==> run a <==
==> flow/design.v <==
module comparator_9(
	output	[7:0]		out, 
	input					clk, 
	input					ldFilter, 
	input		[1:0]		selFilter, 
	input		[7:0]		in1, 
	input		[7:0]		in2, 
	input		[7:0]		in3, 
	input		[7:0]		in4, 
	input		[7:0]		in5, 
	input		[7:0]		in6, 
	input		[7:0]		in7, 
	input		[7:0]		in8, 
	input		[7:0]		in9
); 
wire	[7:0] max11, max12, max13, max21, max22, max23, max3; 
wire 	[7:0] med11, med12, med13, med21, med22, med23, med3; 
wire	[7:0]	min11, min12, min13, min21, min22, min23, min3; 
wire			en1, en2, en3; 
assign en1 = (ldFilter == 1) && (selFilter == 1); 
assign en2 = (ldFilter == 1) && (selFilter == 2); 
assign en3 = (ldFilter == 1) && (selFilter == 3); 
comparator comp11(.max (max11), .med (med11), .min (min11), .clk (clk), .en (en1), .in_1 (in1), .in_2 (in2), .in_3 (in3)); 
comparator comp12(.max (max12), .med (med12), .min (min12), .clk (clk), .en (en1), .in_1 (in4), .in_2 (in5), .in_3 (in6));
comparator comp13(.max (max13), .med (med13), .min (min13), .clk (clk), .en (en1), .in_1 (in7), .in_2 (in8), .in_3 (in9));
comparator comp21(.max (max21), .med (med21), .min (min21), .clk (clk), .en (en2), .in_1 (max11), .in_2 (max12), .in_3 (max13));
comparator comp22(.max (max22), .med (med22), .min (min22), .clk (clk), .en (en2), .in_1 (med11), .in_2 (med12), .in_3 (med13));
comparator comp23(.max (max23), .med (med23), .min (min23), .clk (clk), .en (en2), .in_1 (min11), .in_2 (min12), .in_3 (min13));
comparator comp3(.max (max3), .med (med3), .min (min3), .clk (clk), .en (en3), .in_1 (min21), .in_2 (med22), .in_3 (max23));
assign out = med3; 
endmodule
module comparator(
	output reg	[7:0]	max, 
	output reg	[7:0]	med, 
	output reg	[7:0]	min,
	input					clk, 
	input					en, 
	input			[7:0]	in_1, 
	input			[7:0]	in_2, 
	input			[7:0]	in_3
);
always@(posedge clk)
begin
	if(en)
	begin
	  if((in_1 >= in_2) && (in_1 >= in_3) && (in_2 >= in_3)) begin max <= in_1; med <= in_2; min <= in_3; end 
	  else if((in_1 >= in_2) && (in_1 >= in_3) && (in_3 >= in_2)) begin max <= in_1; med <= in_3; min <= in_2; end
	  else if((in_2 >= in_1) && (in_2 >= in_3) && (in_1 >= in_3)) begin max <= in_2; med <= in_1; min <= in_3; end
	  else if((in_2 >= in_1) && (in_2 >= in_3) && (in_3 >= in_1)) begin max <= in_2; med <= in_3; min <= in_1; end
	  else if((in_3 >= in_1) && (in_3 >= in_2) && (in_1 >= in_2)) begin max <= in_3; med <= in_1; min <= in_2; end
	  else if((in_3 >= in_1) && (in_3 >= in_2) && (in_2 >= in_1)) begin max <= in_3; med <= in_2; min <= in_1; end
	end
end
endmodule
module CU(
	output reg				ldAddr, 
	output reg	[2:0]		selAddr, 
	output reg				ldImage, 
	output reg	[2:0]		selImage, 
	output reg				ldFilter, 
	output reg 	[1:0]		selFilter, 
	output reg				done,
	input						clk, 
	input						rst
); 
reg	[3:0]	state; 
parameter S0 = 4'b0000, S1 = 4'b0001, S2 = 4'b0010, S3 = 4'b0011, S4 = 4'b0100, 
  S5 = 4'b0101, S6 = 4'b0110, S7 = 4'b0111, S8 = 4'b1000; 
parameter LENGTH = 640, WIDTH = 480; 
always@(posedge clk or negedge rst)
begin 
	if(!rst)	begin 
	  state <= 0;
	  ldAddr <= 0;			selAddr <= 0; 
	  ldImage <= 0;		selImage <= 0; 
	  ldFilter <= 0;		selFilter <= 0;  
	  done <= 0;  
	end
	else
	begin
		  ldAddr <= 0;			selAddr <= 0; 
		  ldImage <= 0;		selImage <= 0; 
		  ldFilter <= 0;		selFilter <= 0;  
		  done <= 0; 
		  case(state)
		  S0: 	begin state <= S1; 	ldAddr <= 1; 	selAddr <= 1; 		end 
		  S1: 	begin state <= S2; 	ldAddr <= 1; 	selAddr <= 2;  ldImage <= 1; 	selImage <= 1; end
		  S2: 	begin state <= S3; 	ldAddr <= 1; 	selAddr <= 3;  ldImage <= 1; 	selImage <= 2; end
		  S3: 	begin state <= S4; 	ldAddr <= 1; 	selAddr <= 4;  ldImage <= 1; 	selImage <= 3; end
		  S4: 	begin state <= S5; 	ldAddr <= 1; 	selAddr <= 5;  ldImage <= 1; 	selImage <= 4; end
		  S5: 	begin state <= S6;   ldImage <= 1; 	selImage <= 5; end		  
		  S6: 	begin state <= S7; 	ldFilter <= 1; 	selFilter <= 1; 	end 
		  S7: 	begin state <= S8; 	ldFilter <= 1; 	selFilter <= 2; 	end
		  S8: 	begin state <= S0; 	ldFilter <= 1; 	selFilter <= 3;   done <= 1; 	end
        default: begin state <= S0; end
        endcase
	end
end
endmodule 
module DU(
	output 		[7:0]		out, 
	output reg	[18:0]	out_address, 
	output reg				out_valid, 
	output		[18:0]	address_a, 
	output		[18:0]	address_b, 
	input			[7:0]		q_a, 
	input			[7:0]		q_b, 
	input 					clk, 
	input						rst, 
	input						ldAddr, 
	input			[2:0]		selAddr, 
	input 					ldImage,  
	input 		[2:0] 	selImage, 
	input 					ldFilter, 
	input 		[1:0]		selFilter, 
	input                done 
); 
reg 	[18:0]	addr_a; 
reg	[18:0]	addr_b; 
reg 	[7:0] 	in1;  
reg 	[7:0] 	in2; 
reg 	[7:0] 	in3;
reg 	[7:0] 	in4;  
reg 	[7:0] 	in5;  
reg 	[7:0] 	in6;  
reg 	[7:0] 	in7;  
reg 	[7:0] 	in8;  
reg 	[7:0] 	in9;
reg [10:0] column;
reg [9:0] row;
reg [1:0] extra_bits;
reg				ldImage_d; 
reg	[2:0]		selImage_d; 
reg				ldFilter_d; 
reg	[1:0]		selFilter_d; 
parameter LENGTH = 480, WIDTH = 640; 
always@(posedge clk or negedge rst)
begin 
  if(!rst) begin 
    ldImage_d <= 0; selImage_d <= 0; 
    ldFilter_d <= 0; selFilter_d <= 0; 
    out_valid <= 0; 
  end 
  else begin 
    ldImage_d <= ldImage; selImage_d <= selImage; 
    ldFilter_d <= ldFilter; selFilter_d <= selFilter; 
    out_valid <= ldFilter_d && (selFilter_d == 3); 
  end 
end
always@(posedge clk or negedge rst)
begin 
  if(!rst) begin 
    column <= 0; row <= 0; 
  end 
  else if(done) begin 
    if(column == LENGTH - 1) 
	   begin column <= 0; row <= (row == WIDTH - 1) ? 10'd0 : row + 1; end 
	 else column <= column + 1; 
  end
end
always@(posedge clk)
begin 
  if(done) out_address <= LENGTH * row + column; 
end
always@(posedge clk or negedge rst) begin
  if(!rst) begin
    addr_a <= 0; addr_b <= 0;
  end
  else if(ldAddr) begin
  if(row > 0 && row < (WIDTH - 1) && column > 0 && column < (LENGTH - 1) ) begin
    case(selAddr)
    1: begin 	{extra_bits, addr_a} <= LENGTH * (row - 1) + column - 1 ; 	
	  			   {extra_bits, addr_b} <= LENGTH * (row - 1) + column; 	
		 end 
    2: begin 	{extra_bits, addr_a} <= LENGTH * (row - 1) + column + 1; 	
				   {extra_bits, addr_b} <= LENGTH * row + column - 1; 			
		 end
    3: begin 	{extra_bits, addr_a} <= LENGTH * row + column; 	
				   {extra_bits, addr_b} <= LENGTH * row + column + 1; 	
		 end
    4: begin 	{extra_bits, addr_a} <= LENGTH * (row + 1) + column - 1; 	
				   {extra_bits, addr_b} <= LENGTH * (row + 1) + column; 	
		 end
    5: begin 	{extra_bits, addr_a} <= LENGTH * (row + 1) + column + 1;
		 end
  endcase
  end
  else if ((row == 0) || (column == 0) || (column == (LENGTH-1)) || (row == (WIDTH-1) )) begin
    if(selAddr != 0)
    begin  {extra_bits, addr_a} <= LENGTH * row + column; 
			  {extra_bits, addr_b} <= LENGTH * row + column;
			  end
  end 
  end  
  end  
assign address_a = addr_a; 
assign address_b = addr_b; 
always@(posedge clk)
begin 
  if(ldImage_d) 
  begin 
    case(selImage_d)
	 1: begin in1 <= q_a; in2 <= q_b; end 
	 2: begin in3 <= q_a; in4 <= q_b; end
	 3: begin in5 <= q_a; in6 <= q_b; end
	 4: begin in7 <= q_a; in8 <= q_b; end
	 5: begin in9 <= q_a; end
    endcase 
  end 
end
comparator_9 comp(	
	.out				(out), 
	.clk				(clk), 
	.ldFilter		(ldFilter_d), 
	.selFilter		(selFilter_d), 
	.in1				(in1), 
	.in2				(in2), 
	.in3				(in3), 
	.in4				(in4), 
	.in5				(in5), 
	.in6				(in6), 
	.in7				(in7), 
	.in8				(in8), 
	.in9				(in9)
);
endmodule 
module medianFilter(
	output	[7:0]		out, 
	output 	[18:0]	out_address, 
	output				out_valid, 
	output	[18:0]	address_a, 
	output	[18:0]	address_b, 
	input		[7:0]		q_a, 
	input		[7:0]		q_b, 
	input					clk, 
	input 				rst
); 
wire 			ldAddr; 
wire			ldImage; 
wire 			ldFilter; 
wire 			done; 
wire	[2:0]	selAddr; 
wire 	[1:0]	selFilter; 
wire 	[2:0]	selImage; 
DU du(
	.out					(out), 
	.out_address		(out_address), 
	.out_valid			(out_valid), 
	.address_a			(address_a), 
	.address_b			(address_b), 
	.q_a					(q_a), 
	.q_b					(q_b), 
	.clk					(clk), 
	.rst					(rst), 
	.ldAddr				(ldAddr), 
	.selAddr				(selAddr), 
	.ldImage				(ldImage), 
	.selImage			(selImage), 
	.ldFilter			(ldFilter), 
	.selFilter			(selFilter), 
	.done             (done)
); 
CU	cu(
	.ldAddr				(ldAddr), 
	.selAddr				(selAddr), 
	.ldImage				(ldImage), 
	.selImage			(selImage), 
	.ldFilter			(ldFilter), 
	.selFilter			(selFilter), 
	.done					(done), 
	.clk					(clk), 
	.rst					(rst)
); 
endmodule 
==> flow/run.sh <==
#!/bin/bash
# the make line also repeats each setting of config.mk as NAME=value (left out here)
make -C /OpenROAD-flow-scripts/flow DESIGN_CONFIG=/design/flow/config.mk WORK_HOME=/design/flow/orfs CLKGATE_MAP_FILE= finish
==> flow/config.mk <==
export PLATFORM = sky130hd
export DESIGN_NAME = medianFilter
export DESIGN_NICKNAME = medianFilter
export VERILOG_FILES = /design/flow/design.v
export SDC_FILE = /design/flow/constraint.sdc
export NUM_CORES = 4
export LEC_CHECK = 0
export CAP_MARGIN = 20
export CELL_PAD_IN_SITES_DETAIL_PLACEMENT = 2
export CORE_ASPECT_RATIO = 1.72
export CORE_MARGIN = 8
export CORE_UTILIZATION = 28
export GPL_ROUTABILITY_DRIVEN = 1
export GPL_TIMING_DRIVEN = 0
export HOLD_SLACK_MARGIN = 0.07
export MIN_ROUTING_LAYER = met2
export PLACE_DENSITY_LB_ADDON = 0.29
export SETUP_SLACK_MARGIN = -0.44
export SLEW_MARGIN = 30
==> flow/constraint.sdc <==
create_clock -name core_clock -period 8.75 [get_ports {clk}]
set_input_delay 1.7500 -clock core_clock [delete_from_list [all_inputs] [get_ports {clk}]]
set_output_delay 1.7500 -clock core_clock [all_outputs]
set_load 0.01 [all_outputs]
==> run b: changes against run a <==
==> flow/config.mk (replaced) <==
export PLATFORM = sky130hd
export DESIGN_NAME = medianFilter
export DESIGN_NICKNAME = medianFilter
export VERILOG_FILES = /design/flow/design.v
export SDC_FILE = /design/flow/constraint.sdc
export NUM_CORES = 4
export LEC_CHECK = 0
export ABC_AREA = 1
export CAP_MARGIN = 20
export CORE_MARGIN = 2
export CORE_UTILIZATION = 70
export CTS_CLUSTER_DIAMETER = 363
export CTS_CLUSTER_SIZE = 15
export PLACE_DENSITY_LB_ADDON = 0.28
export SLEW_MARGIN = 20
==> flow/constraint.sdc (replaced) <==
create_clock -name core_clock -period 4.6 [get_ports {clk}]
set_input_delay 0.9200 -clock core_clock [delete_from_list [all_inputs] [get_ports {clk}]]
set_output_delay 0.9200 -clock core_clock [all_outputs]
set_load 0.01 [all_outputs]
==> run c: changes against run a <==
==> flow/config.mk (replaced) <==
export PLATFORM = sky130hd
export DESIGN_NAME = medianFilter
export DESIGN_NICKNAME = medianFilter
export VERILOG_FILES = /design/flow/design.v
export SDC_FILE = /design/flow/constraint.sdc
export NUM_CORES = 4
export LEC_CHECK = 0
export ABC_AREA = 1
export CAP_MARGIN = 20
export CORE_MARGIN = 2
export CORE_UTILIZATION = 72
export CTS_CLUSTER_DIAMETER = 29
export PLACE_DENSITY = 0.6
export SETUP_SLACK_MARGIN = 1.46
export SLEW_MARGIN = 20
==> flow/constraint.sdc (replaced) <==
create_clock -name core_clock -period 5.63 [get_ports {clk}]
set_input_delay 1.1260 -clock core_clock [delete_from_list [all_inputs] [get_ports {clk}]]
set_output_delay 1.1260 -clock core_clock [all_outputs]
set_load 0.01 [all_outputs]
==> qor summary <==
| quantity | run a | run b | run c |
|---|---|---|---|
| Finished layout cell area | 27500 µm² | 29900 µm² | - |
| Lkg Pwr | 11.8 nW | 14.8 nW | - |
| Iteration tally of the first detailed-router pass | 8 | 9 | - |
| Post-synth top area share | 24.3% | 23.2% | 23.2% |
| Iter 0 DRT Violations | 6373 | 4311 | - |
| Area occupied by multi-input gates | 14900 µm² | 15600 µm² | - |
| Result of the run | finished clean | failed layout checks | aborted with a tool error |
| Stage where the flow stopped | - | - | global routing |
| Violated checks | - | setup timing | - |
| Total routed wirelength | 109000 µm | 88800 µm | - |
| Sum of negative setup slack | 0 ns | -10.58 ns | - |
| Power Clock | 1.41 mW | 1.88 mW | - |
| DRC violations left | 0 | 0 | - |
| Count of cells resized by post-cts repair | 0 | 67 | 136 |
| Inverters, non-clock | 258 | 546 | - |
| Launching point of the worst reg2reg path | du.row[0] | du.row[3] | - |
| Routed length on met2 | 58000 µm | 39000 µm | - |
| Worst reg-to-reg setup slack | 0.83 ns | -0.77 ns | - |
| Clock latency (worst-skew pair) | 0.65 ns | 0.57 ns | - |
Power is estimated from default activity; no workload was simulated.
